==> flow/design.v <==
module alu_top (
    input             clk,
    input      [7:0]  a_in,
    input      [7:0]  b_in,
    input      [3:0]  command_in,
    input             oe,
    output reg [15:0] d_out
);
    reg [7:0] a_q, b_q;
    reg [3:0] cmd_q;
    reg       oe_q;
    wire [15:0] alu_out;
    always @(posedge clk) begin
        a_q   <= a_in;
        b_q   <= b_in;
        cmd_q <= command_in;
        oe_q  <= oe;
        d_out <= alu_out;
    end
    alu u_alu (.a_in(a_q), .b_in(b_q), .command_in(cmd_q), .oe(oe_q), .d_out(alu_out));
endmodule

module alu ( input [7:0]a_in,b_in,input [3:0]command_in,input oe,output [15:0]d_out);
	parameter 	ADD = 4'b0000,
				INC = 4'b0001,
				SUB =  4'b0010,
				DEC = 4'b0011,
				MUL = 4'b0100,
				DIV = 4'b0101,
				SHL = 4'b0110,
				SHR = 4'b0111,
				AND = 4'b1000,
				OR = 4'b1001,
				INV = 4'b1010,
				NAND = 4'b1011,
				NOR = 4'b1100,
				XOR = 4'b1101,
				XNOR = 4'b1110,
				BUF = 4'b1111;
	reg [15:0] out;
	always@(command_in,a_in,b_in)
		begin
			case(command_in)
				ADD : out = a_in+b_in;
				INC : out = a_in+1'b1;
				SUB : out = a_in-b_in;
				DEC : out = a_in-1'b1;
				MUL : out = a_in*b_in;
				DIV : out = (b_in == 8'd0) ? 16'hFFFF : a_in/b_in;
				SHL : out = a_in<<1;
				SHR : out = a_in>>1;
				AND : out = a_in&&b_in;
				OR : out = a_in||b_in;
				INV : out = !(a_in);
				NAND : out = ~(a_in&b_in);
				NOR : out = ~(a_in|b_in);
				XOR : out = a_in^b_in;
				XNOR : out = a_in~^b_in;
				BUF : out = a_in;
			endcase
		end
	assign d_out = (oe) ? out : 16'h0000;
endmodule  
==> flow/run.sh <==
#!/bin/bash
# the make line also repeats each setting of config.mk as NAME=value (left out here)
make -C /OpenROAD-flow-scripts/flow DESIGN_CONFIG=/design/flow/config.mk WORK_HOME=/design/flow/orfs CLKGATE_MAP_FILE= finish
==> flow/config.mk <==
export PLATFORM = sky130hd
export DESIGN_NAME = alu_top
export DESIGN_NICKNAME = alu_top
export VERILOG_FILES = /design/flow/design.v
export SDC_FILE = /design/flow/constraint.sdc
export NUM_CORES = 4
export LEC_CHECK = 0
export CAP_MARGIN = 35
export CORE_MARGIN = 2
export CORE_UTILIZATION = 70
export SETUP_SLACK_MARGIN = -1.37
export SLEW_MARGIN = 20
==> flow/constraint.sdc <==
create_clock -name core_clock -period 20.4 [get_ports {clk}]
set_input_delay 4.0800 -clock core_clock [delete_from_list [all_inputs] [get_ports {clk}]]
set_output_delay 4.0800 -clock core_clock [all_outputs]
set_load 0.01 [all_outputs]
==> results of run 1 <==
==> through the flow <==
step | hold slack, ns | cell area, µm² | utilization (%)
after CTS | 0.650 | 13000 | 93.9
after detailed placement | 0.631 | 12700 | 91.2
after global placement | 0.599 | 12700 | 91.1
after floorplan | 0.602 | 10500 | -
==> what timing repair did <==
| item | CTS |
|---|---|
| pin swaps | 16 |
| setup endpoints to repair | 1 |
| setup buffers | 14 |
| resized | 22 |
==> reports/metrics.yaml, run 1 <==
run_status:
  status: "aborted with a tool error"
  haltStage: "global routing (5_1_grt)"
  firstError: "[ERROR DPL-0038] Utilization greater than 100%, impossible to legalize"
synth:
  netlist_area_um2: 9960
  synth_cells: 1313
  synth.top_cells.by_count: "ha_1, nor2_1, nand2_1, inv_1, a21oi_1"
  synthSimpleGateAreaFrac_pct: 22.1
  topCellsByArea: "ha_1, fa_1, dfxtp_1"
  edf_count: 0
  yosys_area_um2: 9960
  ff_type: "dfxtp_1"
  ys_warn_count: 2
  yosysTopAreaCell: "ha_1"
  yosys.area_share.aoi_pct: 24.1
  mux_area_share_pct: 5.12
  synthAdderAreaFrac_pct: 29.5
  top_area_share_pct: 21.7
  ys_ff: 37
  most_common_cell: "ha_1"
  yosysCellCount: 1313
  synth.distinct_cells: 96
  postSynthSeqShare_pct: 7.43
  logic_family: "adder cells"
  xor_share_pct: 6.15
  synth-async-reset-ratio_pct: 0
  synth.avg_cell_area_um2: 7.59
placement:
  port_buffers: 37
  dp_hpwl_mm: 28.5
  dp_cells: 1736
  dp_slack_ns: -2.56
  gp_congestion: 1.00
cts:
  htree_num_levels: 2
  clk_path_buf_depth: 2
  hold_buffers: 0
  cts.sinks: 37
  numCtsBuffers: 5
  cts_root_buffer: "clkbuf_16"
floorplanning:
  fp_util_pct: 71.8
  coreArea_um2: 13900
  die_h_um: 123
  pin_count: 38
  dieArea_um2: 15200
  std_cell_rows: 43
  die_w_um: 123
==> run 2: changes to the inputs <==
Settings changed: ABC_AREA set to 1, CAP_MARGIN 35 to 40, CORE_UTILIZATION 70 to 72, PLACE_DENSITY_LB_ADDON set to 0.19, SETUP_SLACK_MARGIN -1.37 to unset.
Clock period 20.4 ns to 22.2 ns, I/O delays scaled along.
==> reports/metrics.yaml, run 2 <==
run_status:
  status: "aborted with a tool error"  # unchanged
  haltStage: "global routing (5_1_grt)"  # unchanged
  firstError: "[ERROR DPL-0038] Utilization greater than 100%, impossible to legalize"  # unchanged
floorplanning:
  pin_count: 38  # unchanged
  die_w_um: 123  # about the same
  coreArea_um2: 13900  # unchanged
  std_cell_rows: 43  # unchanged
  fp_util_pct: 73.6  # was 71.8%
  die_h_um: 123  # about the same
  dieArea_um2: 15200  # about the same
synth:
  mux_area_share_pct: 0  # was 5.12%
  synth-async-reset-ratio_pct: 0  # unchanged
  yosys.area_share.aoi_pct: 15.5  # was 24.1%
  netlist_area_um2: 10200  # was 9960 µm²
  synth.avg_cell_area_um2: 6.40  # was 7.59 µm²
  synthAdderAreaFrac_pct: 28.6  # was 29.5%
  yosys_area_um2: 10200  # was 9960 µm²
  xor_share_pct: 5.57  # was 6.15%
  ys_warn_count: 2  # unchanged
  yosysCellCount: 1597  # was 1,313
  edf_count: 0  # unchanged
  topCellsByArea: "ha_1, nand2_1, inv_1"  # was ha_1, fa_1, dfxtp_1
  most_common_cell: "nand2_1"  # was ha_1
  synth.distinct_cells: 60  # was 96
  ff_type: "dfxtp_1"  # unchanged
  ys_ff: 37  # unchanged
  synth.top_cells.by_count: "nand2_1, inv_1, ha_1, nor2_1, o21ai_0"  # was ha_1, nor2_1, nand2_1, inv_1, a21oi_1
  logic_family: "simple AND/OR/NAND/NOR gates"  # was adder cells
  synthSimpleGateAreaFrac_pct: 30.4  # was 22.1%
  top_area_share_pct: 21.2  # was 21.7%
  postSynthSeqShare_pct: 7.25  # was 7.43%
  synth_cells: 1597  # was 1,313
  yosysTopAreaCell: "ha_1"  # unchanged
placement:
  dp_hpwl_mm: 23.8  # was 28.5 mm
  gp_congestion: 1.03  # was 1.00
  port_buffers: 37  # unchanged
  place_area_um2: 11800  # was 12,700 µm²
cts:
  htree_num_levels: 2  # unchanged
  clk_path_buf_depth: 2  # unchanged
  hold_buffers: 0  # unchanged
  cts.sinks: 37  # unchanged
  numCtsBuffers: 5  # unchanged
  cts_root_buffer: "clkbuf_16"  # unchanged
==> run 2: repair_timing <==
item                                    in CTS
endpoints found under the setup margin       1
buffers inserted                            68
gates cloned                                 2
pin swaps                                   58
resized                                     75
==> run 2: stage by stage <==
stage,setup WS (ns),std cells,hold slack (ns),TNS [ns]
after floorplan,-0.993,1604,0.438,-0.993
after global placement,0.00677,1903,0.504,0
after detailed placement,-1.34,1903,0.513,-1.34
after CTS,0.00245,1981,0.526,0
==> run 3: changes to the inputs <==
Settings changed: CAP_MARGIN 40 to 15, CORE_ASPECT_RATIO set to 0.87, CORE_MARGIN 2 to 3, CTS_CLUSTER_DIAMETER set to 137, MAX_ROUTING_LAYER set to met4, PLACE_DENSITY_LB_ADDON 0.19 to 0.01, SETUP_SLACK_MARGIN set to -0.39, SLEW_MARGIN 20 to 40, TNS_END_PERCENT set to 40.
Clock period 22.2 ns to 8.8 ns, I/O delays scaled along.
==> reports/metrics.yaml, run 3 <==
run_status:
  status: "aborted with a tool error"  # unchanged
  haltStage: "detailed placement (3_5_place_dp)"  # was global routing (5_1_grt)
  firstError: "[ERROR DPL-0033] detailed placement checks failed during check placement."  # was [ERROR DPL-0038] Utilization greater than 100%, impossible to legalize
synth:
  netlist_area_um2: 10200  # unchanged
  yosys.area_share.aoi_pct: 15.5  # unchanged
  topCellsByArea: "ha_1, nand2_1, inv_1"  # unchanged
  ff_type: "dfxtp_1"  # unchanged
  top_area_share_pct: 21.2  # unchanged
  mux_area_share_pct: 0  # unchanged
  ys_ff: 37  # unchanged
  most_common_cell: "nand2_1"  # unchanged
  edf_count: 0  # unchanged
  yosys_area_um2: 10200  # unchanged
  synth-async-reset-ratio_pct: 0  # unchanged
  synth_cells: 1597  # unchanged
  synthSimpleGateAreaFrac_pct: 30.4  # unchanged
  yosysTopAreaCell: "ha_1"  # unchanged
  ys_warn_count: 2  # unchanged
  logic_family: "simple AND/OR/NAND/NOR gates"  # unchanged
  yosysCellCount: 1597  # unchanged
  xor_share_pct: 5.57  # unchanged
  postSynthSeqShare_pct: 7.25  # unchanged
  synth.top_cells.by_count: "nand2_1, inv_1, ha_1, nor2_1, o21ai_0"  # unchanged
  synthAdderAreaFrac_pct: 28.6  # unchanged
  synth.avg_cell_area_um2: 6.40  # unchanged
  synth.distinct_cells: 60  # unchanged
floorplanning:
  die_h_um: 117  # was 123 µm
  dieArea_um2: 15700  # was 15,200 µm²
  coreArea_um2: 13500  # was 13,900 µm²
  std_cell_rows: 39  # was 43
  fp_util_pct: 75.6  # was 73.6%
  pin_count: 38  # unchanged
  die_w_um: 134  # was 123 µm
placement:
  gp_congestion: 1.17  # was 1.03
  port_buffers: 37  # unchanged
## run 3: through the flow
stage	hold WS [ns]	setup TNS [ns]	setup WS, ns	cell area, µm²
3_3_place_gp	0.497	-57.72	-12.80	13500
2_1_floorplan	0.438	-62.88	-14.28	10600
==> run 4: changes to the inputs <==
Settings changed: CAP_MARGIN 15 to 20, CORE_ASPECT_RATIO 0.87 to unset, CORE_MARGIN 3 to 2, CORE_UTILIZATION 72 to 68, CTS_CLUSTER_DIAMETER 137 to 269, CTS_CLUSTER_SIZE set to 100, MAX_ROUTING_LAYER met4 to unset, PLACE_DENSITY set to 0.39, PLACE_DENSITY_LB_ADDON 0.01 to unset, SETUP_SLACK_MARGIN -0.39 to unset, SLEW_MARGIN 40 to 20, TNS_END_PERCENT 40 to 25.
Clock period 8.8 ns to 19.3 ns, I/O delays scaled along.
==> reports/metrics.yaml, run 4 <==
synth:
  synthAdderAreaFrac_pct: 28.6  # unchanged
  ys_warn_count: 2  # unchanged
  ff_type: "dfxtp_1"  # unchanged
  topCellsByArea: "ha_1, nand2_1, inv_1"  # unchanged
  netlist_area_um2: 10200  # unchanged
  postSynthSeqShare_pct: 7.25  # unchanged
  ys_ff: 37  # unchanged
  yosysTopAreaCell: "ha_1"  # unchanged
  synth.distinct_cells: 60  # unchanged
  mux_area_share_pct: 0  # unchanged
  synth_cells: 1597  # unchanged
  yosys.area_share.aoi_pct: 15.5  # unchanged
  synthSimpleGateAreaFrac_pct: 30.4  # unchanged
  synth.top_cells.by_count: "nand2_1, inv_1, ha_1, nor2_1, o21ai_0"  # unchanged
  logic_family: "simple AND/OR/NAND/NOR gates"  # unchanged
  xor_share_pct: 5.57  # unchanged
  synth.avg_cell_area_um2: 6.40  # unchanged
  synth-async-reset-ratio_pct: 0  # unchanged
  edf_count: 0  # unchanged
  top_area_share_pct: 21.2  # unchanged
  yosys_area_um2: 10200  # unchanged
  yosysCellCount: 1597  # unchanged
  most_common_cell: "nand2_1"  # unchanged
run_status:
  haltStage: "clock tree synthesis (4_1_cts)"  # was detailed placement (3_5_place_dp)
  firstError: "[ERROR DPL-0038] Utilization greater than 100%, impossible to legalize"  # was [ERROR DPL-0033] detailed placement checks failed during check placement.
  status: "aborted with a tool error"  # unchanged
floorplanning:
  dieArea_um2: 16000  # was 15,700 µm²
  die_w_um: 127  # was 134 µm
  coreArea_um2: 14600  # was 13,500 µm²
  pin_count: 38  # unchanged
  std_cell_rows: 44  # was 39
  die_h_um: 127  # was 117 µm
  fp_util_pct: 70.0  # was 75.6%
placement:
  port_buffers: 37  # unchanged
  gp_congestion: 1.05  # was 1.17
  dp_hpwl_mm: 30.0
run 4: per-stage QoR:
step	worst slack [ns]	instances	TNS (ns)	area, µm²
after global placement	-2.57	2102	-3.71	13200
after detailed placement	-4.41	2102	-8.71	13200
after floorplan	-3.89	1604	-6.96	10600
==> run 5: changes to the inputs <==
Settings changed: ABC_AREA 1 to 0, CAP_MARGIN 20 to 15, CORE_ASPECT_RATIO set to 0.87, CORE_MARGIN 2 to 3, CORE_UTILIZATION 68 to 60, CTS_CLUSTER_DIAMETER 269 to 137, CTS_CLUSTER_SIZE 100 to unset, PLACE_DENSITY 0.39 to 0.57, SLEW_MARGIN 20 to 40, TNS_END_PERCENT 25 to unset.
Clock period 19.3 ns to 10.4 ns, I/O delays scaled along.
==> reports/metrics.yaml, run 5 <==
run_status:
  status: "aborted with a tool error"  # unchanged
  haltStage: "global routing (5_1_grt)"  # was clock tree synthesis (4_1_cts)
floorplanning:
  coreArea_um2: 16100  # was 14,600 µm²
  fp_util_pct: 61.9  # was 70.0%
  die_h_um: 126  # was 127 µm
  std_cell_rows: 43  # was 44
  die_w_um: 144  # was 127 µm
  dieArea_um2: 18200  # was 16,000 µm²
  pin_count: 38  # unchanged
synth:
  edf_count: 0  # unchanged
  top_area_share_pct: 21.7  # was 21.2%
  synth_cells: 1313  # was 1,597
  ys_warn_count: 2  # unchanged
  topCellsByArea: "ha_1, fa_1, dfxtp_1"  # was ha_1, nand2_1, inv_1
  logic_family: "adder cells"  # was simple AND/OR/NAND/NOR gates
  yosys_area_um2: 9960  # was 10,200 µm²
  netlist_area_um2: 9960  # was 10,200 µm²
  synth.avg_cell_area_um2: 7.59  # was 6.40 µm²
  synthAdderAreaFrac_pct: 29.5  # was 28.6%
  synth-async-reset-ratio_pct: 0  # unchanged
  yosysCellCount: 1313  # was 1,597
  yosysTopAreaCell: "ha_1"  # unchanged
  synth.distinct_cells: 96  # was 60
  synth.top_cells.by_count: "ha_1, nor2_1, nand2_1, inv_1, a21oi_1"  # was nand2_1, inv_1, ha_1, nor2_1, o21ai_0
  mux_area_share_pct: 5.12  # was 0%
  ff_type: "dfxtp_1"  # unchanged
  synthSimpleGateAreaFrac_pct: 22.1  # was 30.4%
  postSynthSeqShare_pct: 7.43  # was 7.25%
  yosys.area_share.aoi_pct: 24.1  # was 15.5%
  xor_share_pct: 6.15  # was 5.57%
  most_common_cell: "ha_1"  # was nand2_1
  ys_ff: 37  # unchanged
cts:
  cts_root_buffer: "clkbuf_16"
  numCtsBuffers: 5
  cts.sinks: 37
  hold_buffers: 0
  htree_num_levels: 2
  clk_path_buf_depth: 2
placement:
  place_area_um2: 13300  # was 13,200 µm²
  gp_congestion: 1.03  # was 1.05
  port_buffers: 37  # unchanged
  dp_hpwl_mm: 26.4  # was 30.0 mm
## run 5: through the flow
step	cells	setup WS [ns]	setup TNS, ns
floorplan	1320	-12.73	-47.72
detailed placement	1833	-12.08	-44.21
CTS	1928	-11.38	-41.00
global placement	1833	-11.37	-40.89
## run 5: repair_timing
action / CTS
pin swaps: 49
setup buffers: 87
gates resized: 47
endpoints found under the setup margin: 7
==> run 6: changes to the inputs <==
Settings changed: ABC_AREA 0 to unset, CAP_MARGIN 15 to 20, CELL_PAD_IN_SITES_DETAIL_PLACEMENT set to 2, CELL_PAD_IN_SITES_GLOBAL_PLACEMENT set to 0, CORE_ASPECT_RATIO 0.87 to 1.64, CORE_MARGIN 3 to 2, CORE_UTILIZATION 60 to 44, CTS_CLUSTER_DIAMETER 137 to unset, CTS_CLUSTER_SIZE set to 50, GPL_ROUTABILITY_DRIVEN set to 0, MIN_ROUTING_LAYER set to met2, PLACE_DENSITY 0.57 to unset, PLACE_DENSITY_LB_ADDON set to 0.23, SLEW_MARGIN 40 to 20, TNS_END_PERCENT set to 60.
Clock period 10.4 ns to 15.0 ns, I/O delays scaled along.
==> reports/metrics.yaml, run 6 <==
run_status:
  status: "aborted with a tool error"  # unchanged
  haltStage: "detailed placement (3_5_place_dp)"  # was global routing (5_1_grt)
  firstError: "[ERROR DPL-0033] detailed placement checks failed during check placement."
synth:
  synth_cells: 1313  # unchanged
  xor_share_pct: 6.15  # unchanged
  topCellsByArea: "ha_1, fa_1, dfxtp_1"  # unchanged
  edf_count: 0  # unchanged
  most_common_cell: "ha_1"  # unchanged
  logic_family: "adder cells"  # unchanged
  yosysCellCount: 1313  # unchanged
  yosys_area_um2: 9960  # unchanged
  netlist_area_um2: 9960  # unchanged
  synth.distinct_cells: 96  # unchanged
  ys_ff: 37  # unchanged
  synth.top_cells.by_count: "ha_1, nor2_1, nand2_1, inv_1, a21oi_1"  # unchanged
  synthAdderAreaFrac_pct: 29.5  # unchanged
  mux_area_share_pct: 5.12  # unchanged
  synthSimpleGateAreaFrac_pct: 22.1  # unchanged
  ff_type: "dfxtp_1"  # unchanged
  synth.avg_cell_area_um2: 7.59  # unchanged
  postSynthSeqShare_pct: 7.43  # unchanged
  yosys.area_share.aoi_pct: 24.1  # unchanged
  synth-async-reset-ratio_pct: 0  # unchanged
  yosysTopAreaCell: "ha_1"  # unchanged
  ys_warn_count: 2  # unchanged
  top_area_share_pct: 21.7  # unchanged
floorplanning:
  fp_util_pct: 44.8  # was 61.9%
  coreArea_um2: 22200  # was 16,100 µm²
  die_h_um: 197  # was 126 µm
  std_cell_rows: 70  # was 43
  pin_count: 38  # unchanged
  die_w_um: 122  # was 144 µm
  dieArea_um2: 23900  # was 18,200 µm²
placement:
  port_buffers: 37  # unchanged
[run 6: stage by stage]
step              setup WS, ns  cell area (µm²)  hold WS [ns]  TNS (ns)  std cells
floorplan                -8.13            10500         0.602    -22.32       1320
global placement         -6.72            13300         0.610    -16.91       1909
==> run 7: changes to the inputs <==
Settings changed: ABC_AREA set to 1, CELL_PAD_IN_SITES_DETAIL_PLACEMENT 2 to unset, CORE_ASPECT_RATIO 1.64 to 0.65, CORE_UTILIZATION 44 to 20, CTS_CLUSTER_SIZE 50 to unset, GPL_ROUTABILITY_DRIVEN 0 to unset, GPL_TIMING_DRIVEN set to 0, MIN_ROUTING_LAYER met2 to unset, PLACE_DENSITY_LB_ADDON 0.23 to 0.0, TNS_END_PERCENT 60 to unset.
Clock period 15.0 ns to 22.9 ns, I/O delays scaled along.
==> reports/metrics.yaml, run 7 <==
run_status:
  status: "finished with violations"  # was aborted with a tool error
  violatedChecks: "negative setup slack"
setup_path:
  required_ns: 23.10
  crit_arrival_ns: 23.78
  critPathSlowestCell: "dfxtp_4"
  cp-start-kind: "register"
  startpoint: "b_q[0]"
  cp.depth: 186
  rr_worst_depth: 186
  r2r-start: "b_q[0]"
  crit_family: "AND-OR/OR-AND gates"
  endpoint_kind: "register"
  path_max_fanout: 7
  crit_type: "register to register"
  cp-endpoint: "d_out[0]"
  reg2reg_to: "d_out[0]"
  critPathBufInv: 54
  cpPeakStageDelay_ns: 0.38
  rrSetupSlack_ns: -0.68
  cpMostUsedCell: "buf_4"
global_route:
  use_met1_pct: 26.6
  overflow: 0
  grt_max_degree: 19
  first_global_vias: 11200
  grt_pass1_wl_mm: 68.2
  grt_busiest_layer: "met1"
  grt_use_met2_pct: 25.2
  antenna_found_initial: 1
  grt_usage_pct: 16.7
  use_met3_pct: 1.45
route:
  first_pass_iters: 5
  totalWireLength_mm: 43.8
  vias: 11100
  wl_per_cell_um: 16.8
  drt-initial-drc-count: 466
  route.antenna.remaining_nets: 0
  vias_per_cell: 4.28
  drc: 0
cts:
  numCtsBuffers: 5
  path_clk_slew_ns: 0.08
  hold_buffers: 0
  clk_path_buf_depth: 2
  cts_tree: "yes"
  cts_root_buffer: "clkbuf_16"
  cts.sinks: 37
  clkLatencyLatePin_ns: 0.31
  htree_num_levels: 2
final_timing:
  fin_skew_ns: 0.0139
  period_used_pct: 103
  post-route-min-period_ns: 23.58
  rsz0062_at_grt: "yes"
  slew_headroom_pct: 17.6
  final.setup.tns_ns: -0.684
  slew_violations: 0
  worst_pin_slew_ns: 1.23
  setup_ws_ns: -0.684
  clock.fmax_ghz: 0.0424
  finalSetupViolations: 1
  hold_viol: 0
synth:
  most_common_cell: "nand2_1"  # was ha_1
  top_area_share_pct: 21.2  # was 21.7%
  synth-async-reset-ratio_pct: 0  # unchanged
  synth.avg_cell_area_um2: 6.40  # was 7.59 µm²
  yosys_area_um2: 10200  # was 9960 µm²
  synthSimpleGateAreaFrac_pct: 30.4  # was 22.1%
  synthAdderAreaFrac_pct: 28.6  # was 29.5%
  ys_warn_count: 2  # unchanged
  synth_cells: 1597  # was 1,313
  logic_family: "simple AND/OR/NAND/NOR gates"  # was adder cells
  postSynthSeqShare_pct: 7.25  # was 7.43%
  yosysTopAreaCell: "ha_1"  # unchanged
  synth.distinct_cells: 60  # was 96
  synth.top_cells.by_count: "nand2_1, inv_1, ha_1, nor2_1, o21ai_0"  # was ha_1, nor2_1, nand2_1, inv_1, a21oi_1
  mux_area_share_pct: 0  # was 5.12%
  edf_count: 0  # unchanged
  netlist_area_um2: 10200  # was 9960 µm²
  topCellsByArea: "ha_1, nand2_1, inv_1"  # was ha_1, fa_1, dfxtp_1
  ff_type: "dfxtp_1"  # unchanged
  yosysCellCount: 1597  # was 1,313
  xor_share_pct: 5.57  # was 6.15%
  yosys.area_share.aoi_pct: 15.5  # was 24.1%
  ys_ff: 37  # unchanged
run:
  warning_count: 50
  drv_cap: 0
floorplanning:
  dieArea_um2: 52900  # was 23,900 µm²
  fp_util_pct: 20.3  # was 44.8%
  die_w_um: 284  # was 122 µm
  coreArea_um2: 50200  # was 22,200 µm²
  std_cell_rows: 66  # was 70
  pin_count: 38  # unchanged
  die_h_um: 186  # was 197 µm
finish:
  fin_nets: 2155
  area_growth_pct: 50.3
placement:
  port_buffers: 37  # unchanged
  dp_hpwl_mm: 33.1
  gp_congestion: 0.813
min_path:
  hold_path.class: "register to register"
  min-delay-start: "oe_q"
  min_path_cells: 2
  holdPathEnd: "d_out[9]"
## run 7: layer usage
layer	routed length [µm]	vias up
li1	-	5815
met1	25500	5218
met2	17500	100
met5	0	-
met3	754	6
met4	102	0
## run 7: final cells by class
class                           count  area, µm²
Clock buffer                        5        125
Timing Repair Buffer              310       2500
Tap cell                          680        851
Multi-Input combinational cell   1237       9630
Antenna cell                        1       2.50
Timing Repair inverter              1       7.51
Fill cell                        5603      34900
Sequential cell                    37        747
Buffer                             30        254
Inverter                          300       1220
Clock inverter                      3       17.5
## run 7: timing repair
action                                  CTS  global route
cloned                                    4             1
hold endpoints to repair                  0             0
gates resized                           163           158
setup buffers                           205            65
pin swaps                               129           166
endpoints found under the setup margin    3             2
## run 7: through the flow
| stage | setup slack (ns) | hold slack, ns | util, % | instances | area, µm² |
|---|---|---|---|---|---|
| floorplan | -0.293 | 0.438 | - | 1604 | 10600 |
| global placement | -6.01 | 0.617 | 23.5 | 2321 | 11800 |
| detailed placement | -5.69 | 0.610 | 23.5 | 2322 | 11800 |
| CTS | -0.995 | 0.620 | 28.3 | 2539 | 14200 |
| global route | -2.28 | 0.640 | 30.6 | 2604 | 15400 |
| finish | -0.684 | 0.623 | 30.6 | 2604 | 15400 |
==> run 8: changes to the inputs <==
Settings changed: CAP_MARGIN 20 to 15, CELL_PAD_IN_SITES_GLOBAL_PLACEMENT 0 to unset, CORE_ASPECT_RATIO 0.65 to unset, CORE_UTILIZATION 20 to 72, CTS_CLUSTER_DIAMETER set to 269, CTS_CLUSTER_SIZE set to 100, GPL_TIMING_DRIVEN 0 to unset, PLACE_DENSITY set to 0.39, PLACE_DENSITY_LB_ADDON 0.0 to unset, TNS_END_PERCENT set to 10.
Clock period 22.9 ns to 26.0 ns, I/O delays scaled along.
==> reports/metrics.yaml, run 8 <==
run_status:
  status: "complete, no violations"  # was finished with violations
min_path:
  holdPathEnd: "d_out[9]"  # unchanged
  min-delay-start: "oe_q"  # unchanged
  hold_path.class: "register to register"  # unchanged
  min_path_cells: 2  # unchanged
floorplanning:
  coreArea_um2: 13900  # was 50,200 µm²
  pin_count: 38  # unchanged
  std_cell_rows: 43  # was 66
  fp_util_pct: 73.6  # was 20.3%
  die_w_um: 123  # was 284 µm
  dieArea_um2: 15200  # was 52,900 µm²
  die_h_um: 123  # was 186 µm
route:
  first_pass_iters: 12  # was 5
  drt-initial-drc-count: 1159  # was 466
  num_antenna_cells: 0  # was 1
  wl_per_cell_um: 16.2  # was 16.8 µm
  route.antenna.remaining_nets: 0  # unchanged
  vias_per_cell: 5.92  # was 4.28
  vias: 11000  # was 11,100
  totalWireLength_mm: 30.3  # was 43.8 mm
  drc: 0  # unchanged
setup_path:
  required_ns: 26.16  # was 23.10 ns
  cp-start-kind: "register"  # unchanged
  crit_family: "AND-OR/OR-AND gates"  # unchanged
  path_max_fanout: 10  # was 7
  r2r-start: "b_q[0]"  # unchanged
  reg2reg_to: "d_out[0]"  # unchanged
  rr_worst_depth: 183  # was 186
  crit_type: "register to register"  # unchanged
  cpMostUsedCell: "nand2_1"  # was buf_4
  rrSetupSlack_ns: 1.33  # was -0.68 ns
  critPathBufInv: 25  # was 54
  cp.depth: 183  # was 186
  cp-endpoint: "d_out[0]"  # unchanged
  cpPeakStageDelay_ns: 0.37  # was 0.38 ns
  critPathSlowestCell: "dfxtp_2"  # was dfxtp_4
  endpoint_kind: "register"  # unchanged
  crit_arrival_ns: 24.83  # was 23.78 ns
  startpoint: "b_q[0]"  # unchanged
cts:
  path_clk_slew_ns: 0.06  # was 0.08 ns
  htree_num_levels: 2  # unchanged
  numCtsBuffers: 5  # unchanged
  hold_buffers: 0  # unchanged
  cts_tree: "yes"  # unchanged
  cts.sinks: 37  # unchanged
  cts_root_buffer: "clkbuf_16"  # unchanged
  clk_path_buf_depth: 2  # unchanged
  clkLatencyLatePin_ns: 0.29  # was 0.31 ns
synth:
  netlist_area_um2: 10200  # unchanged
  synth.avg_cell_area_um2: 6.40  # unchanged
  ff_type: "dfxtp_1"  # unchanged
  mux_area_share_pct: 0  # unchanged
  synth.top_cells.by_count: "nand2_1, inv_1, ha_1, nor2_1, o21ai_0"  # unchanged
  top_area_share_pct: 21.2  # unchanged
  edf_count: 0  # unchanged
  logic_family: "simple AND/OR/NAND/NOR gates"  # unchanged
  postSynthSeqShare_pct: 7.25  # unchanged
  synthAdderAreaFrac_pct: 28.6  # unchanged
  yosys.area_share.aoi_pct: 15.5  # unchanged
  yosysTopAreaCell: "ha_1"  # unchanged
  synthSimpleGateAreaFrac_pct: 30.4  # unchanged
  yosys_area_um2: 10200  # unchanged
  synth-async-reset-ratio_pct: 0  # unchanged
  ys_ff: 37  # unchanged
  yosysCellCount: 1597  # unchanged
  synth_cells: 1597  # unchanged
  ys_warn_count: 2  # unchanged
  synth.distinct_cells: 60  # unchanged
  topCellsByArea: "ha_1, nand2_1, inv_1"  # unchanged
  xor_share_pct: 5.57  # unchanged
  most_common_cell: "nand2_1"  # unchanged
final_timing:
  final.setup.tns_ns: 0  # was -0.684 ns
  finalSetupViolations: 0  # was 1
  post-route-min-period_ns: 24.67  # was 23.58 ns
  period_used_pct: 94.9  # was 103%
  slew_violations: 0  # unchanged
  hold_ws_ns: 0.583  # was 0.623 ns
  hold_viol: 0  # unchanged
  fin_skew_ns: 0.00599  # was 0.0139 ns
  worst_pin_slew_ns: 1.03  # was 1.23 ns
  slew_headroom_pct: 31.4  # was 17.6%
  clock.fmax_ghz: 0.0405  # was 0.0424 GHz
global_route:
  grt_use_met2_pct: 61.8  # was 25.2%
  use_met3_pct: 6.92  # was 1.45%
  antenna_found_initial: 0  # was 1
  grt_busiest_layer: "met2"  # was met1
  grt_max_degree: 19  # unchanged
  first_global_vias: 9804  # was 11,200
  overflow: 0  # unchanged
  grt_pass1_wl_mm: 46.3  # was 68.2 mm
  use_met1_pct: 50.4  # was 26.6%
  grt_usage_pct: 38.4  # was 16.7%
run:
  drv_cap: 0  # unchanged
  warning_count: 49  # was 50
placement:
  dp_cells: 1812  # was 2,322
  dp_hpwl_mm: 22.4  # was 33.1 mm
  gp_congestion: 1.04  # was 0.813
  port_buffers: 37  # unchanged
finish:
  n_fill_cell: 944  # was 5,603
  stdcell_count: 1866  # was 2,604
  area_growth_pct: 13.7  # was 50.3%
  fin_nets: 1919  # was 2,155
## run 8: final cells by class
class | instances | area [µm²] | area share, %
flip-flops and latches | 37 | 747 | 6.43
multi-input cells | 1236 | 8460 | 72.8
inverters | 300 | 1160 | 10.0
clock buffers | 7 | 143 | 1.23
well taps | 180 | 225 | 1.94
repair inverters | 2 | 10.0 | 0.0862
repair buffers | 104 | 873 | 7.52
## run 8: through the flow
step,setup WS [ns],cell area (µm²),utilization (%)
CTS,0.0917,11100,79.7
finish,1.33,11600,83.7
global route,-0.423,11600,83.7
global placement,0.748,10800,78.2
detailed placement,-0.575,10800,78.2
floorplan,1.03,10200,-
## run 8: timing repair
action,CTS,global route
setup endpoints to repair,1,2
gates cloned,0,2
pin swaps,1,31
buffers inserted,4,41
gates resized,12,67
## run 8: layer usage
metal	wire length (µm)	share of wire (%)	up-vias
met5	0	0	-
met4	1390	4.6	0
met3	3080	10	138
met2	13400	44	610
met1	12500	41	4962
li1	-	-	5336
==> run 9: changes to the inputs <==
Settings changed: CAP_MARGIN 15 to 25, CELL_PAD_IN_SITES_GLOBAL_PLACEMENT set to 0, CORE_ASPECT_RATIO set to 1.14, CORE_MARGIN 2 to 4, CTS_CLUSTER_DIAMETER 269 to 366, CTS_CLUSTER_SIZE 100 to 21, GPL_ROUTABILITY_DRIVEN set to 1, GPL_TIMING_DRIVEN set to 1, MAX_ROUTING_LAYER set to met4, MIN_ROUTING_LAYER set to met2, PLACE_DENSITY 0.39 to 0.66, SLEW_MARGIN 20 to 15, TNS_END_PERCENT 10 to 80.
Clock period 26.0 ns to 24.0 ns, I/O delays scaled along.
==> reports/metrics.yaml, run 9 <==
synth:
  xor_share_pct: 5.57  # unchanged
  ff_type: "dfxtp_1"  # unchanged
  yosysCellCount: 1597  # unchanged
  most_common_cell: "nand2_1"  # unchanged
  synth-async-reset-ratio_pct: 0  # unchanged
  synth.top_cells.by_count: "nand2_1, inv_1, ha_1, nor2_1, o21ai_0"  # unchanged
  netlist_area_um2: 10200  # unchanged
  mux_area_share_pct: 0  # unchanged
  ys_ff: 37  # unchanged
  top_area_share_pct: 21.2  # unchanged
  synth_cells: 1597  # unchanged
  synth.avg_cell_area_um2: 6.40  # unchanged
  ys_warn_count: 2  # unchanged
  edf_count: 0  # unchanged
  synthSimpleGateAreaFrac_pct: 30.4  # unchanged
  yosys_area_um2: 10200  # unchanged
  topCellsByArea: "ha_1, nand2_1, inv_1"  # unchanged
  synth.distinct_cells: 60  # unchanged
  logic_family: "simple AND/OR/NAND/NOR gates"  # unchanged
  yosysTopAreaCell: "ha_1"  # unchanged
  postSynthSeqShare_pct: 7.25  # unchanged
  synthAdderAreaFrac_pct: 28.6  # unchanged
  yosys.area_share.aoi_pct: 15.5  # unchanged
cts:
  htree_num_levels: 2  # unchanged
  hold_buffers: 0  # unchanged
  cts.sinks: 37  # unchanged
  numCtsBuffers: 5  # unchanged
  cts_root_buffer: "clkbuf_16"  # unchanged
  clk_path_buf_depth: 2  # unchanged
placement:
  dp_hpwl_mm: 23.3  # was 22.4 mm
  port_buffers: 37  # unchanged
  gp_congestion: 1.06  # was 1.04
run_status:
  status: "aborted with a tool error"  # was complete, no violations
  haltStage: "global routing (5_1_grt)"
  firstError: "[ERROR GRT-0232] Routing congestion too high. Check the congestion heatmap in the GUI."
floorplanning:
  pin_count: 38  # unchanged
  std_cell_rows: 46  # was 43
  dieArea_um2: 16200  # was 15,200 µm²
  die_w_um: 120  # was 123 µm
  coreArea_um2: 13900  # about the same
  die_h_um: 135  # was 123 µm
  fp_util_pct: 73.3  # was 73.6%
global_route:
  grt_usage_pct: 99.7
  overflow: 570
## run 9: what timing repair did
| action | 4_1_cts |
|---|---|
| setup endpoints to repair | 1 |
| resized | 21 |
| pin swaps | 12 |
| buffers inserted | 17 |
| cloned | 2 |
## run 9: per-layer routing
| layer | global-route usage, % | GRT overflow |
|---|---|---|
| met5 | - | - |
| met4 | 87.4 | 81 |
| met3 | 110 | 363 |
| met2 | 97.6 | 126 |
| met1 | - | - |
## run 9: stage by stage
step | utilization, % | instance area (µm²) | setup slack, ns | hold WS, ns | instances
2_1_floorplan | - | 10300 | 0.00271 | 0.438 | 1604
4_1_cts | 83.2 | 11600 | 0.000581 | 0.562 | 1890
3_3_place_gp | 80.5 | 11200 | 0.268 | 0.540 | 1863
3_5_place_dp | 80.5 | 11200 | -0.925 | 0.547 | 1863
==> run 10: changes to the inputs <==
Settings changed: ABC_AREA 1 to unset, CAP_MARGIN 25 to 20, CELL_PAD_IN_SITES_GLOBAL_PLACEMENT 0 to 3, CORE_ASPECT_RATIO 1.14 to 0.5, CORE_MARGIN 4 to 2, CORE_UTILIZATION 72 to 35, CTS_CLUSTER_DIAMETER 366 to 307, CTS_CLUSTER_SIZE 21 to 47, GPL_ROUTABILITY_DRIVEN 1 to unset, GPL_TIMING_DRIVEN 1 to unset, MAX_ROUTING_LAYER met4 to unset, MIN_ROUTING_LAYER met2 to unset, PLACE_DENSITY 0.66 to unset, PLACE_DENSITY_LB_ADDON set to 0.06, SETUP_SLACK_MARGIN set to -2.0, SLEW_MARGIN 15 to 0, TNS_END_PERCENT 80 to 10.
==> reports/metrics.yaml, run 10 <==
final_timing:
  finalSetupViolations: 1
  hold_viol: 0
  worst_pin_slew_ns: 1.07
  post-route-min-period_ns: 24.39
  slew_violations: 0
  fin_skew_ns: 0.0135
  period_used_pct: 102
  clock.fmax_ghz: 0.0410
  setup_ws_ns: -0.385
  slew_headroom_pct: 28.1
floorplanning:
  pin_count: 38  # unchanged
  dieArea_um2: 29900  # was 16,200 µm²
  fp_util_pct: 35.8  # was 73.3%
  die_w_um: 243  # was 120 µm
  coreArea_um2: 27900  # was 13,900 µm²
  die_h_um: 123  # was 135 µm
  std_cell_rows: 43  # was 46
min_path:
  holdPathEnd: "d_out[7]"
  min-delay-start: "oe_q"
  min_path_cells: 1
  hold_path.class: "register to register"
synth:
  most_common_cell: "ha_1"  # was nand2_1
  postSynthSeqShare_pct: 7.43  # was 7.25%
  xor_share_pct: 6.15  # was 5.57%
  ys_warn_count: 2  # unchanged
  topCellsByArea: "ha_1, fa_1, dfxtp_1"  # was ha_1, nand2_1, inv_1
  ys_ff: 37  # unchanged
  synth.distinct_cells: 96  # was 60
  mux_area_share_pct: 5.12  # was 0%
  edf_count: 0  # unchanged
  synth.avg_cell_area_um2: 7.59  # was 6.40 µm²
  logic_family: "adder cells"  # was simple AND/OR/NAND/NOR gates
  ff_type: "dfxtp_1"  # unchanged
  synth_cells: 1313  # was 1,597
  synth.top_cells.by_count: "ha_1, nor2_1, nand2_1, inv_1, a21oi_1"  # was nand2_1, inv_1, ha_1, nor2_1, o21ai_0
  synth-async-reset-ratio_pct: 0  # unchanged
  yosys_area_um2: 9960  # was 10,200 µm²
  yosys.area_share.aoi_pct: 24.1  # was 15.5%
  netlist_area_um2: 9960  # was 10,200 µm²
  synthSimpleGateAreaFrac_pct: 22.1  # was 30.4%
  synthAdderAreaFrac_pct: 29.5  # was 28.6%
  top_area_share_pct: 21.7  # was 21.2%
  yosysCellCount: 1313  # was 1,597
  yosysTopAreaCell: "ha_1"  # unchanged
run:
  warning_count: 47
  drv_cap: 0
finish:
  n_fill_cell: 2932
  area_growth_pct: 17.8
  fin_util_pct: 42.1
  fin_nets: 1651
  postLayoutCellArea_um2: 11700
global_route:
  grt_pass1_wl_mm: 55.4
  overflow: 0
  grt_usage_pct: 24.2
  first_global_vias: 9516
  grt_max_degree: 37
  antenna_found_initial: 1
setup_path:
  endpoint_kind: "register"
  rrSetupSlack_ns: -0.39
  path_max_fanout: 9
  cpPeakStageDelay_ns: 0.41
  required_ns: 24.18
  rr_worst_depth: 121
  critPathSlowestCell: "mux2_2"
  r2r-start: "b_q[0]"
  crit_type: "register to register"
  cpMostUsedCell: "o21a_1"
  reg2reg_to: "d_out[0]"
  cp.depth: 121
  crit_arrival_ns: 24.56
  cp-endpoint: "d_out[0]"
  cp-start-kind: "register"
  startpoint: "b_q[0]"
  critPathBufInv: 6
  crit_family: "AND-OR/OR-AND gates"
cts:
  cts_root_buffer: "clkbuf_16"  # unchanged
  cts.sinks: 37  # unchanged
  htree_num_levels: 2  # unchanged
  clk_path_buf_depth: 2  # unchanged
  hold_buffers: 0  # unchanged
  cts_tree: "yes"
  numCtsBuffers: 5  # unchanged
  clkLatencyLatePin_ns: 0.31
  path_clk_slew_ns: 0.07
route:
  vias_per_cell: 5.53
  first_pass_iters: 5
  vias: 9954
  wl_per_cell_um: 20.2
  drt-initial-drc-count: 635
  totalWireLength_mm: 36.4
  drc: 0
  route.antenna.remaining_nets: 0
  num_antenna_cells: 0
placement:
  place_area_um2: 11300  # was 11,200 µm²
  gp_congestion: 0.904  # was 1.06
  dp_slack_ns: -0.899  # was -0.925 ns
  dp_hpwl_mm: 28.5  # was 23.3 mm
  port_buffers: 37  # unchanged
run_status:
  violatedChecks: "negative setup slack"
  status: "finished with violations"  # was aborted with a tool error
## run 10: metal layers
layer / global-route usage, % / share of wire, %
met1: 35.5 / 52
met2: 39.4 / 43
met3: 2.82 / 4.5
met4: 2.72 / 0.79
met5: 0 / 0
## run 10: stage by stage
stage / setup TNS, ns / hold WS (ns) / cells
floorplan: -2.50 / 0.602 / 1320
global placement: -0.310 / 0.641 / 1781
detailed placement: -0.899 / 0.641 / 1781
CTS: -1.01 / 0.649 / 1789
global route: -2.40 / 0.677 / 1801
finish: -0.385 / 0.641 / 1801
## run 10: repair_timing
item,CTS,global route
endpoints found under the hold margin,0,0
buffers inserted,0,12
endpoints found under the setup margin,0,1
gates resized,0,36
## run 10: cell type report
type,instances,area [µm²],share of cell area (%)
multi-input cells,1140,8870,75.6
flip-flops and latches,37,741,6.31
repair buffers,134,1100,9.36
inverters,100,375,3.20
well taps,382,478,4.07
clock inverters,2,37.5,0.320
clock buffers,6,139,1.18
==> run 11: changes to the inputs <==
Settings changed: ABC_AREA set to 0, CAP_MARGIN 20 to 0, CELL_PAD_IN_SITES_DETAIL_PLACEMENT set to 2, CELL_PAD_IN_SITES_GLOBAL_PLACEMENT 3 to 1, CORE_ASPECT_RATIO 0.5 to 1.13, CORE_UTILIZATION 35 to 55, CTS_CLUSTER_DIAMETER 307 to 137, CTS_CLUSTER_SIZE 47 to 82, GPL_ROUTABILITY_DRIVEN set to 0, GPL_TIMING_DRIVEN set to 0, HOLD_SLACK_MARGIN set to 0.07, MAX_ROUTING_LAYER set to met4, PLACE_DENSITY_LB_ADDON 0.06 to unset, SETUP_SLACK_MARGIN -2.0 to 2.69, SLEW_MARGIN 0 to 40, TNS_END_PERCENT 10 to 90.
Clock period 24.0 ns to 22.4 ns, I/O delays scaled along.
==> reports/metrics.yaml, run 11 <==
run_status:
  status: "aborted with a tool error"  # was finished with violations
  haltStage: "detailed placement (3_5_place_dp)"
  firstError: "[ERROR DPL-0033] detailed placement checks failed during check placement."
synth:
  xor_share_pct: 6.15  # unchanged
  logic_family: "adder cells"  # unchanged
  mux_area_share_pct: 5.12  # unchanged
  yosys_area_um2: 9960  # unchanged
  most_common_cell: "ha_1"  # unchanged
  synth.avg_cell_area_um2: 7.59  # unchanged
  ys_ff: 37  # unchanged
  yosysTopAreaCell: "ha_1"  # unchanged
  edf_count: 0  # unchanged
  synth.distinct_cells: 96  # unchanged
  postSynthSeqShare_pct: 7.43  # unchanged
  ff_type: "dfxtp_1"  # unchanged
  yosys.area_share.aoi_pct: 24.1  # unchanged
  topCellsByArea: "ha_1, fa_1, dfxtp_1"  # unchanged
  synth_cells: 1313  # unchanged
  top_area_share_pct: 21.7  # unchanged
  synth.top_cells.by_count: "ha_1, nor2_1, nand2_1, inv_1, a21oi_1"  # unchanged
  ys_warn_count: 2  # unchanged
  synth-async-reset-ratio_pct: 0  # unchanged
  yosysCellCount: 1313  # unchanged
  synthAdderAreaFrac_pct: 29.5  # unchanged
  synthSimpleGateAreaFrac_pct: 22.1  # unchanged
  netlist_area_um2: 9960  # unchanged
floorplanning:
  die_h_um: 147  # was 123 µm
  pin_count: 38  # unchanged
  coreArea_um2: 17800  # was 27,900 µm²
  dieArea_um2: 19200  # was 29,900 µm²
  fp_util_pct: 55.9  # was 35.8%
  std_cell_rows: 52  # was 43
  die_w_um: 131  # was 243 µm
placement:
  port_buffers: 37  # unchanged
[run 11: metrics by stage]
stage	hold slack, ns	cells	TNS (ns)
floorplan	0.602	1320	-0.736
global placement	0.799	1600	-7.50
==> run 12: changes to the inputs <==
Settings changed: ABC_AREA 0 to unset, CAP_MARGIN 0 to 20, CELL_PAD_IN_SITES_DETAIL_PLACEMENT 2 to unset, CELL_PAD_IN_SITES_GLOBAL_PLACEMENT 1 to 3, CORE_ASPECT_RATIO 1.13 to unset, CORE_MARGIN 2 to 10, CORE_UTILIZATION 55 to 40, CTS_CLUSTER_DIAMETER 137 to 307, CTS_CLUSTER_SIZE 82 to 47, GPL_ROUTABILITY_DRIVEN 0 to unset, GPL_TIMING_DRIVEN 0 to unset, HOLD_SLACK_MARGIN 0.07 to unset, MAX_ROUTING_LAYER met4 to unset, PLACE_DENSITY set to 0.37, SETUP_SLACK_MARGIN 2.69 to -2.0, SLEW_MARGIN 40 to 0, TNS_END_PERCENT 90 to 10.
Clock period 22.4 ns to 24.0 ns, I/O delays scaled along.
==> reports/metrics.yaml, run 12 <==
run_status:
  status: "finished with violations"  # was aborted with a tool error
  violatedChecks: "negative setup slack"
final_timing:
  setup_ws_ns: -0.173
  worst_pin_slew_ns: 0.880
  slew_headroom_pct: 40.9
  post-route-min-period_ns: 24.17
  hold_viol: 0
  period_used_pct: 101
  fin_skew_ns: 0.00997
  clock.fmax_ghz: 0.0414
  finalSetupViolations: 1
  slew_violations: 0
synth:
  logic_family: "adder cells"  # unchanged
  yosys_area_um2: 9960  # unchanged
  ys_ff: 37  # unchanged
  netlist_area_um2: 9960  # unchanged
  mux_area_share_pct: 5.12  # unchanged
  postSynthSeqShare_pct: 7.43  # unchanged
  top_area_share_pct: 21.7  # unchanged
  yosysCellCount: 1313  # unchanged
  synth.distinct_cells: 96  # unchanged
  yosysTopAreaCell: "ha_1"  # unchanged
  synthSimpleGateAreaFrac_pct: 22.1  # unchanged
  ff_type: "dfxtp_1"  # unchanged
  synth.top_cells.by_count: "ha_1, nor2_1, nand2_1, inv_1, a21oi_1"  # unchanged
  topCellsByArea: "ha_1, fa_1, dfxtp_1"  # unchanged
  ys_warn_count: 2  # unchanged
  most_common_cell: "ha_1"  # unchanged
  edf_count: 0  # unchanged
  yosys.area_share.aoi_pct: 24.1  # unchanged
  synth_cells: 1313  # unchanged
  synthAdderAreaFrac_pct: 29.5  # unchanged
  synth.avg_cell_area_um2: 7.59  # unchanged
  xor_share_pct: 6.15  # unchanged
  synth-async-reset-ratio_pct: 0  # unchanged
finish:
  seq_area_um2: 741
  area_growth_pct: 16.7
  fin_util_pct: 47.7
  fin_nets: 1646
  n_fill_cell: 2573
  comb_area_um2: 8890
  postLayoutCellArea_um2: 11600
setup_path:
  rr_worst_depth: 120
  startpoint: "b_q[0]"
  crit_type: "register to register"
  critPathSlowestCell: "o41ai_4"
  cpPeakStageDelay_ns: 0.58
  cpMostUsedCell: "o21a_1"
  required_ns: 24.17
  cp-endpoint: "d_out[0]"
  critPathBufInv: 5
  cp-start-kind: "register"
  reg2reg_to: "d_out[0]"
  r2r-start: "b_q[0]"
  crit_family: "AND-OR/OR-AND gates"
  endpoint_kind: "register"
  path_max_fanout: 9
  rrSetupSlack_ns: -0.17
  cp.depth: 120
  crit_arrival_ns: 24.34
placement:
  port_buffers: 37  # unchanged
  dp_hpwl_mm: 25.5
  place_area_um2: 11200
  gp_congestion: 0.877
global_route:
  grt_usage_pct: 20.4
  antenna_found_initial: 0
  first_global_vias: 9479
  grt_pass1_wl_mm: 51.4
  grt_max_degree: 37
  overflow: 0
cts:
  clk_path_buf_depth: 2
  htree_num_levels: 2
  path_clk_slew_ns: 0.06
  clkLatencyLatePin_ns: 0.30
  cts_tree: "yes"
  numCtsBuffers: 5
  cts_root_buffer: "clkbuf_16"
  cts.sinks: 37
route:
  wl_per_cell_um: 18.9
  drt-initial-drc-count: 655
  first_pass_iters: 6
  num_antenna_cells: 0
  route.antenna.remaining_nets: 0
  vias: 9820
  drc: 0
  vias_per_cell: 5.65
  totalWireLength_mm: 32.8
run:
  warning_count: 49
  drv_cap: 0
floorplanning:
  die_w_um: 178  # was 131 µm
  fp_util_pct: 40.9  # was 55.9%
  std_cell_rows: 57  # was 52
  coreArea_um2: 24400  # was 17,800 µm²
  pin_count: 38  # unchanged
  die_h_um: 178  # was 147 µm
  dieArea_um2: 31600  # was 19,200 µm²
min_path:
  min_path_cells: 2
  hold_path.class: "register to register"
  min-delay-start: "oe_q"
  holdPathEnd: "d_out[8]"
==> run 12: metal layers <==
metal,wire length (µm),GRT usage [%],share of wire (%)
met4,526,4.45,1.6
met3,1340,1.51,4.1
met5,0,0,0
met2,15100,34.0,46
met1,15800,28.1,48
==> run 12: what timing repair did <==
item | 4_1_cts | 5_1_grt
gates resized | 0 | 39
setup buffers | 0 | 14
hold buffers | 0 | 0
setup endpoints to repair | 0 | 1
hold endpoints to repair | 0 | 0
==> run 12: stage by stage <==
stage	hold WS [ns]	TNS (ns)	worst slack [ns]	std cells
4_1_cts	0.691	-0.835	-0.835	1726
3_5_place_dp	0.678	-0.711	-0.711	1718
6_report	0.671	-0.173	-0.173	1738
5_1_grt	0.713	-2.31	-2.06	1738
2_1_floorplan	0.602	-2.50	-1.98	1320
3_3_place_gp	0.677	-0.0140	-0.0140	1718
==> run 12: final cells by class <==
class | count | share of cell area (%)
clock buffer | 5 | 1.08
clock inverter | 3 | 0.215
sequential | 37 | 6.37
inverter | 100 | 3.23
multi-input combinational | 1139 | 76.4
timing repair buffer | 130 | 9.19
tap | 324 | 3.49
